job 4976:
// UT_TOP
module UT_TOP (
    clk, 
    rst_n, 
    in_valid, 
    in_time,
    out_valid, 
    out_display, 
    out_day
);
Settings: LEC_CHECK=0, CAP_MARGIN=5, CELL_PAD_IN_SITES_DETAIL_PLACEMENT=1, CORE_ASPECT_RATIO=0.67, CORE_MARGIN=2, CORE_UTILIZATION=40, CTS_CLUSTER_DIAMETER=97, CTS_CLUSTER_SIZE=94, GPL_ROUTABILITY_DRIVEN=1, GPL_TIMING_DRIVEN=1, MIN_ROUTING_LAYER=met2, PLACE_DENSITY=0.53, SLEW_MARGIN=10, TNS_END_PERCENT=15; clock period 11.6 ns.
run.sh (not shown) runs the stock make flow with config.mk's settings and CLKGATE_MAP_FILE=.
The log for job 4976 ends in 5_1_grt with error GRT-0116, so the run never completed.
diff inputs: job 4976 => job 304
Settings: CORE_ASPECT_RATIO no longer set, was 0.67; MIN_ROUTING_LAYER no longer set, was met2; CAP_MARGIN now 20, was 5; PLACE_DENSITY no longer set, was 0.53; CTS_CLUSTER_SIZE no longer set, was 94; SLEW_MARGIN now 20, was 10; TNS_END_PERCENT no longer set, was 15; ABC_AREA now 1, previously not set; GPL_ROUTABILITY_DRIVEN no longer set, was 1; CTS_CLUSTER_DIAMETER no longer set, was 97; CORE_UTILIZATION now 71, was 40; CELL_PAD_IN_SITES_DETAIL_PLACEMENT no longer set, was 1; GPL_TIMING_DRIVEN no longer set, was 1; the clock period (ns, I/O delays scaled along) now 14.4, was 11.6.
Notes after the runs:
On net count after synthesis, the higher figure sits with job 304, not job 4976. Changes observed in job 304 relative to job 4976: core area lost about 45%; placer congestion estimate higher; number of placed instances, taps included has decreased. | area share of xor/xnor cells in the synthesized design | lower: job 304 |. 5_1_grt: job 304 exited with error. Compared with job 4976, job 304 shows a lower chip area from the yosys synthesis statistics. Going from job 4976 to job 304, the netlist area before placement was found to have gone down by 3.2%. Min worst-case setup slack after placement across job 4976 and job 304: job 4976.
Modified inputs, job 1695 compared to job 304
Settings: changing CORE_UTILIZATION from 71 to 68; removing ABC_AREA (formerly 1); setting TNS_END_PERCENT to 5 for the first time.
==> results <==
Compared to job 304, job 1695 has register share after synthesis 0.47 points lower. The full die area in job 1695 sits 7.7% above the value recorded for job 304. Number of register bits inferred by synthesis came out exactly the same in job 1695 and job 304. Although job 1695 finished all stages, its layout failed final checks on setup timing. Die outline height in job 1695 is about 4% higher than in job 304.
What job 1771 does differently from job 1695 at the input level:
Settings: swapping 68 for 60 in CORE_UTILIZATION; putting SETUP_SLACK_MARGIN at -0.73 where nothing was set; clearing TNS_END_PERCENT, which used to be 5; putting MIN_ROUTING_LAYER at met1 where nothing was set; putting PLACE_DENSITY_LB_ADDON at 0.05 where nothing was set; swapping 14.4 for 13.3 in the clock period (ns, I/O delays scaled along).
Notes after the runs:
Job 1695: complete, dirty (setup timing). STATUS run=job 1771 STAGES=ALL_DONE FINAL_CHECKS=FAILED CAUSE=setup timing. Taking job 1695 as the reference point, the post-route clock period utilization of job 1771 rises by 3.9 points. In job 1771 the count of clock-buffer cells in the layout turned out 2 lower than in job 1695. Count of cells along the worst hold path: job 1695 and job 1771 compared, higher one is job 1771. Compared with job 1695, job 1771 shows a higher final cell count. Flop share of the area, job 1695 and job 1771: lower on job 1771. Against job 1695, the final cell area of job 1771 is higher.
What job 8105 does differently from job 1771 at the input level:
Settings: swapping 2 for 7 in CORE_MARGIN; putting CTS_CLUSTER_DIAMETER at 67 where nothing was set; swapping 60 for 64 in CORE_UTILIZATION; swapping 13.3 for 12.1 in the clock period (ns, I/O delays scaled along).
Notes after the runs:
- Every stage of job 8105 finished as expected; the final checks, on the other hand, flagged setup timing, which means the layout fails.
- Job 8105 vs job 1771 — aggregate routed wire length rose about 3.3%.
- Changes observed in job 8105 relative to job 1771: first-pass GRT wire length picked up an extra 4000 um, post-synthesis cell type count comparable.
- Count of plain and timing-repair buffers for job 8105 is higher than for job 1771.
- [compare] base=job 1771 new=job 8105: met2 demand-to-capacity share in global routing fell by 2.5 points, maximum buffer depth of the clock tree was more or less identical.
- In the tables for job 1771 and job 8105, setup slack reads lower with job 8105.

========
UT_TOP again, from the RTL that the note above started with.
make LEC_CHECK=0 ABC_AREA=1 CAP_MARGIN=20 CELL_PAD_IN_SITES_DETAIL_PLACEMENT=1 CORE_MARGIN=7 CORE_UTILIZATION=17 CTS_CLUSTER_SIZE=25 GPL_ROUTABILITY_DRIVEN=0 MIN_ROUTING_LAYER=met2 PLACE_DENSITY_LB_ADDON=0.05 SLEW_MARGIN=20 finish   # period 19.0 ns
Edit:
Settings changed: ABC_AREA 1 to unset, CELL_PAD_IN_SITES_DETAIL_PLACEMENT 1 to unset, CTS_CLUSTER_SIZE 25 to unset, GPL_ROUTABILITY_DRIVEN 0 to unset, MIN_ROUTING_LAYER met2 to met1, PLACE_DENSITY set to 0.86, PLACE_DENSITY_LB_ADDON 0.05 to unset, SETUP_SLACK_MARGIN set to -0.73.
Clock period 19.0 ns to 12.1 ns, I/O delays scaled along.
With this change the flow ran to the end with violations: setup timing.
Count of clock-buffer cells in the layout goes down by 3.
Design area rose by 19%.
Worst setup slack degrades by 5.2 ns.

========
Starting RTL as in the previous note.
// UT_TOP
module UT_TOP (
    clk, 
    rst_n, 
    in_valid, 
    in_time,
    out_valid, 
    out_display, 
    out_day
);
input        clk, rst_n, in_valid;
input [30:0] in_time;
output reg       out_valid;
output reg [3:0] out_display;
output reg [2:0] out_day;
reg  [3:0]  current_state, next_state;
parameter IDLE       = 4'd0  ;
parameter INPUT      = 4'd1  ;
parameter CAL_16YEAR = 4'd2  ;
parameter CAL_4YEAR  = 4'd3  ;
parameter CAL_YEAR   = 4'd4  ;
parameter CAL_MONTH  = 4'd5  ;
parameter CAL_DAY    = 4'd6  ;
parameter CAL_4HOUR  = 4'd7  ;
parameter CAL_HOUR   = 4'd8  ;
parameter CAL_15MIN  = 4'd9  ;
parameter CAL_MIN    = 4'd10 ;
parameter CAL_SEC    = 4'd11 ;
parameter OUT        = 4'd12 ;
parameter time_16years      = 31'd504921600;   
parameter time_4years       = 31'd126230400;   
parameter time_common_years = 31'd31536000;    
parameter time_leap_years   = 31'd31622400;    
parameter time_odd_month    = 31'd2678400;     
parameter time_even_month   = 31'd2592000;     
parameter time_leap_month   = 31'd2505600;     
parameter time_com_month    = 31'd2419200;     
parameter time_day          = 31'd86400;       
parameter time_4hour        = 31'd14400;       
parameter time_hour         = 31'd3600;        
parameter time_15minute     = 31'd900;         
parameter time_minute       = 31'd60;          
reg [3:0] counter;
reg [30:0] in_time_reg;
reg leap;
reg [10:0] year;
reg [3:0]  month;
reg [4:0]  day;
reg [4:0]  hour;
reg [5:0]  minute;
reg [5:0]  second;
wire [10:0] temp_year;
wire [3:0]  temp_month;
wire [2:0]  week;
reg  [10:0] Binary_code;
wire [15:0] BCD_code;
assign temp_year =  (month < 3)? year-1 : year;
assign temp_month = (month < 3)? month + 12 : month;
assign week = (day + 2*temp_month + 3*(temp_month + 1)/5 + temp_year + temp_year/4 - temp_year/100 + temp_year/400 + 1) % 7;
B2BCD_IP #(11, 4) I_B2BCD_IP ( .Binary_code(Binary_code), .BCD_code(BCD_code) );
always @(*)begin
    case (counter)
        0 : Binary_code = year; 
        1 : Binary_code = year;
        2 : Binary_code = year;
  ...
make LEC_CHECK=0 CAP_MARGIN=20 CELL_PAD_IN_SITES_DETAIL_PLACEMENT=2 CELL_PAD_IN_SITES_GLOBAL_PLACEMENT=2 CORE_ASPECT_RATIO=1.55 CORE_MARGIN=2 CORE_UTILIZATION=65 GPL_ROUTABILITY_DRIVEN=1 GPL_TIMING_DRIVEN=1 MAX_ROUTING_LAYER=met5 SLEW_MARGIN=10 finish   # period 15.4 ns
The starting point aborted during global placement without I/O (3_1_place_gp_skip_io).
Change:
==> flow/config.mk (replaced) <==
export PLATFORM = sky130hd
export DESIGN_NAME = UT_TOP
export DESIGN_NICKNAME = UT_TOP
export VERILOG_FILES = /design/flow/design.v
export SDC_FILE = /design/flow/constraint.sdc
export NUM_CORES = 4
export LEC_CHECK = 0
export CAP_MARGIN = 20
export CORE_MARGIN = 2
export CORE_UTILIZATION = 68
export CTS_CLUSTER_SIZE = 13
export SLEW_MARGIN = 20
==> flow/constraint.sdc (replaced) <==
create_clock -name core_clock -period 12.2 [get_ports {clk}]
set_input_delay 2.4400 -clock core_clock [delete_from_list [all_inputs] [get_ports {clk}]]
set_output_delay 2.4400 -clock core_clock [all_outputs]
set_load 0.01 [all_outputs]
What happened:
- This time the run reached the layout checks and failed them: setup timing
- die area fell by 4.4%
- synthesized cell count does not change
- area after synthesis stays the same
Change:
--- a/flow/config.mk
+++ b/flow/config.mk
@@ -9,4 +9,3 @@
 export CORE_MARGIN = 2
-export CORE_UTILIZATION = 68
-export CTS_CLUSTER_SIZE = 13
+export CORE_UTILIZATION = 40
 export SLEW_MARGIN = 20
==> flow/constraint.sdc (replaced) <==
create_clock -name core_clock -period 14.8 [get_ports {clk}]
set_input_delay 2.9600 -clock core_clock [delete_from_list [all_inputs] [get_ports {clk}]]
set_output_delay 2.9600 -clock core_clock [all_outputs]
set_load 0.01 [all_outputs]
Result:
- This time the run went through all stages and came out clean
- final area fell by 7.3%
- die size grows by 68%
- wire length went down by 19%

========
Starting RTL as in the previous note.
// UT_TOP
module UT_TOP (
    clk, 
    rst_n, 
    in_valid, 
    in_time,
    out_valid, 
    out_display, 
    out_day
);
Settings: LEC_CHECK=0, CAP_MARGIN=20, CORE_MARGIN=2, CORE_UTILIZATION=72, CTS_CLUSTER_DIAMETER=338, CTS_CLUSTER_SIZE=61, PLACE_DENSITY_LB_ADDON=0.0, SETUP_SLACK_MARGIN=2.21, SLEW_MARGIN=20; clock period 7.54 ns.
The first run failed in 4_1_cts (DPL-0033).
==> next run, changes <==
==> flow/config.mk (replaced) <==
export PLATFORM = sky130hd
export DESIGN_NAME = UT_TOP
export DESIGN_NICKNAME = UT_TOP
export VERILOG_FILES = /design/flow/design.v
export SDC_FILE = /design/flow/constraint.sdc
export NUM_CORES = 4
export LEC_CHECK = 0
export CAP_MARGIN = 20
export CORE_MARGIN = 2
export CORE_UTILIZATION = 40
export SLEW_MARGIN = 20
==> flow/constraint.sdc (replaced) <==
create_clock -name core_clock -period 15.0 [get_ports {clk}]
set_input_delay 3.0000 -clock core_clock [delete_from_list [all_inputs] [get_ports {clk}]]
set_output_delay 3.0000 -clock core_clock [all_outputs]
set_load 0.01 [all_outputs]
=> This time the run went through all stages and came out clean. Die area grows by about 80%. Synthesized area does not change. Synthesized cell count does not change.
==> next run, changes <==
--- a/flow/config.mk
+++ b/flow/config.mk
@@ -8,4 +8,4 @@
 export CAP_MARGIN = 20
 export CORE_MARGIN = 2
-export CORE_UTILIZATION = 40
+export CORE_UTILIZATION = 65
 export SLEW_MARGIN = 20
==> flow/constraint.sdc (replaced) <==
create_clock -name core_clock -period 13.2 [get_ports {clk}]
set_input_delay 2.6400 -clock core_clock [delete_from_list [all_inputs] [get_ports {clk}]]
set_output_delay 2.6400 -clock core_clock [all_outputs]
set_load 0.01 [all_outputs]
Effect: Now the flow reached the layout checks and failed them: setup timing; non-clock buffer count grows by 169; hold slack gains 0.018 ns; setup slack loses 1.6 ns.
==> next run, changes <==
--- a/flow/config.mk
+++ b/flow/config.mk
@@ -6,6 +6,9 @@
 export NUM_CORES = 4
 export LEC_CHECK = 0
+export ABC_AREA = 1
 export CAP_MARGIN = 20
 export CORE_MARGIN = 2
-export CORE_UTILIZATION = 65
+export CORE_UTILIZATION = 68
+export CTS_CLUSTER_DIAMETER = 222
+export CTS_CLUSTER_SIZE = 40
 export SLEW_MARGIN = 20
==> flow/constraint.sdc (replaced) <==
create_clock -name core_clock -period 12.2 [get_ports {clk}]
set_input_delay 2.4400 -clock core_clock [delete_from_list [all_inputs] [get_ports {clk}]]
set_output_delay 2.4400 -clock core_clock [all_outputs]
set_load 0.01 [all_outputs]
Result:
- This time the run did not get past 5_1_grt
- area after synthesis falls by a few percent
- die area falls by a little under a tenth
- synthesized cell count rises by roughly a tenth

========
run A:
Starting RTL as in the previous note.
clock: 12.2 ns
lec_check: 0
cap_margin: 20
cell_pad_in_sites_detail_placement: 1
cell_pad_in_sites_global_placement: 1
core_margin: 3
core_utilization: 18
cts_cluster_diameter: 191
cts_cluster_size: 82
gpl_routability_driven: 1
gpl_timing_driven: 0
max_routing_layer: met4
place_density: 0.63
setup_slack_margin: 0.24
slew_margin: 20
What the final checks of run A revealed, after a flow that finished every stage, was a layout that fails on setup timing.
Relative to run A, the following input files were edited for run B:
==> flow/config.mk <==
export PLATFORM = sky130hd
export DESIGN_NAME = UT_TOP
export DESIGN_NICKNAME = UT_TOP
export VERILOG_FILES = /design/flow/design.v
export SDC_FILE = /design/flow/constraint.sdc
export NUM_CORES = 4
export LEC_CHECK = 0
export CAP_MARGIN = 20
export CORE_MARGIN = 2
export CORE_UTILIZATION = 40
export SLEW_MARGIN = 20
Findings:
The final report for run B shows a completed flow and a layout that fails verification, specifically setup timing. The launch point of the critical path comes out month[0] in one run and month[2] in the other, namely in run B and run A respectively. Run B vs. run A: largest incremental delay on the critical path roughly the same. Between run B and run A, the difference in total antenna diodes in the routed design is negligible. Setup slack (higher): run B. Going from run A to run B, core utilization picked up an extra 28 points, HPWL after detailed placement lost 18%. ~same share of the final layout cell area in sequential cells in run B and run A.
For run C, these inputs were changed with respect to run B:
--- a/flow/config.mk
+++ b/flow/config.mk
@@ -7,5 +7,14 @@
 export LEC_CHECK = 0
 export CAP_MARGIN = 20
-export CORE_MARGIN = 2
-export CORE_UTILIZATION = 40
+export CELL_PAD_IN_SITES_DETAIL_PLACEMENT = 1
+export CELL_PAD_IN_SITES_GLOBAL_PLACEMENT = 1
+export CORE_MARGIN = 3
+export CORE_UTILIZATION = 18
+export CTS_CLUSTER_DIAMETER = 191
+export CTS_CLUSTER_SIZE = 82
+export GPL_ROUTABILITY_DRIVEN = 0
+export GPL_TIMING_DRIVEN = 0
+export MAX_ROUTING_LAYER = met5
+export PLACE_DENSITY = 0.63
+export SETUP_SLACK_MARGIN = 0.24
 export SLEW_MARGIN = 20
Going from run B to run C, maximum number of pins on one net before global-route repair shrinks by 5. Compared with run B, run C shows a higher die size. Measured against each other, run C and run B differ in non-clock buffer count, the higher figure coming from run B. Lower post-detailed-routing wire length among run C and run B: run B. Run C ran in full, but the layout does not pass; the checks complain about setup timing.
Modified inputs, run D compared to run C
==> flow/config.mk <==
export PLATFORM = sky130hd
export DESIGN_NAME = UT_TOP
export DESIGN_NICKNAME = UT_TOP
export VERILOG_FILES = /design/flow/design.v
export SDC_FILE = /design/flow/constraint.sdc
export NUM_CORES = 4
export LEC_CHECK = 0
export CAP_MARGIN = 20
export CORE_MARGIN = 2
export CORE_UTILIZATION = 41
export SLEW_MARGIN = 20
==> flow/constraint.sdc <==
create_clock -name core_clock -period 14.8 [get_ports {clk}]
set_input_delay 2.9600 -clock core_clock [delete_from_list [all_inputs] [get_ports {clk}]]
set_output_delay 2.9600 -clock core_clock [all_outputs]
set_load 0.01 [all_outputs]
--- outcome ---
- In the reports for run C and run D, the larger clock buffer instance count of the final layout belongs to run C.
- Compare run C and run D | cell depth of the worst setup path lower: run D
- On mapped cell area, run C and run D are neck and neck.
- Summary of run D over run C: worst slew slack as a fraction of its limit +3.0 points.
- Run D vs run C: sum of net half-perimeters after detailed placement down in run D
- Run D finished end to end and its layout was clean on timing, DRC and antenna.
The following lists how run E was set up differently from run D:
--- a/flow/config.mk
+++ b/flow/config.mk
@@ -7,5 +7,7 @@
 export LEC_CHECK = 0
 export CAP_MARGIN = 20
-export CORE_MARGIN = 2
-export CORE_UTILIZATION = 41
+export CORE_MARGIN = 9
+export CORE_UTILIZATION = 28
+export CTS_CLUSTER_DIAMETER = 130
+export CTS_CLUSTER_SIZE = 98
 export SLEW_MARGIN = 20
==> flow/constraint.sdc <==
create_clock -name core_clock -period 15.0 [get_ports {clk}]
set_input_delay 3.0000 -clock core_clock [delete_from_list [all_inputs] [get_ports {clk}]]
set_output_delay 3.0000 -clock core_clock [all_outputs]
set_load 0.01 [all_outputs]
Findings:
In run E the setup slack of the critical path after layout turned out 0.21 ns higher than in run D.
Comparing run D and run E, the lower worst endpoint required time was measured on run D.
A critical path startpoint of month[3] is what run D shows, while month[0] belongs to run E.
In the final reports, the cell area of run E is larger than that of run D.
The inputs of run F differ from those of run E as listed below.
--- a/flow/config.mk
+++ b/flow/config.mk
@@ -7,7 +7,8 @@
 export LEC_CHECK = 0
 export CAP_MARGIN = 20
-export CORE_MARGIN = 9
-export CORE_UTILIZATION = 28
+export CORE_MARGIN = 2
+export CORE_UTILIZATION = 43
 export CTS_CLUSTER_DIAMETER = 130
 export CTS_CLUSTER_SIZE = 98
+export SETUP_SLACK_MARGIN = -1.3
 export SLEW_MARGIN = 20
--- outcome ---
A cell with the biggest individual delay on the critical path of dfstp_2 is what run E shows, while or4_1 belongs to run F. Looking at worst hold slack after final layout, run F sits 0.0089 ns above run E. Looking at wire length on met1 across run F and run E, the one that comes out lower is run F. From run E to run F the numbers moved as follows: count of plain and timing-repair buffers in the layout lower; critical path depth higher; net count after synthesis roughly the same. Taking run E as the reference point, the first-pass GRT wire length of run F falls by 4.0%. Final checks on run F, whose flow otherwise completed, came back failing, citing setup timing. [run F vs run E] flop share of the area: higher in run F.
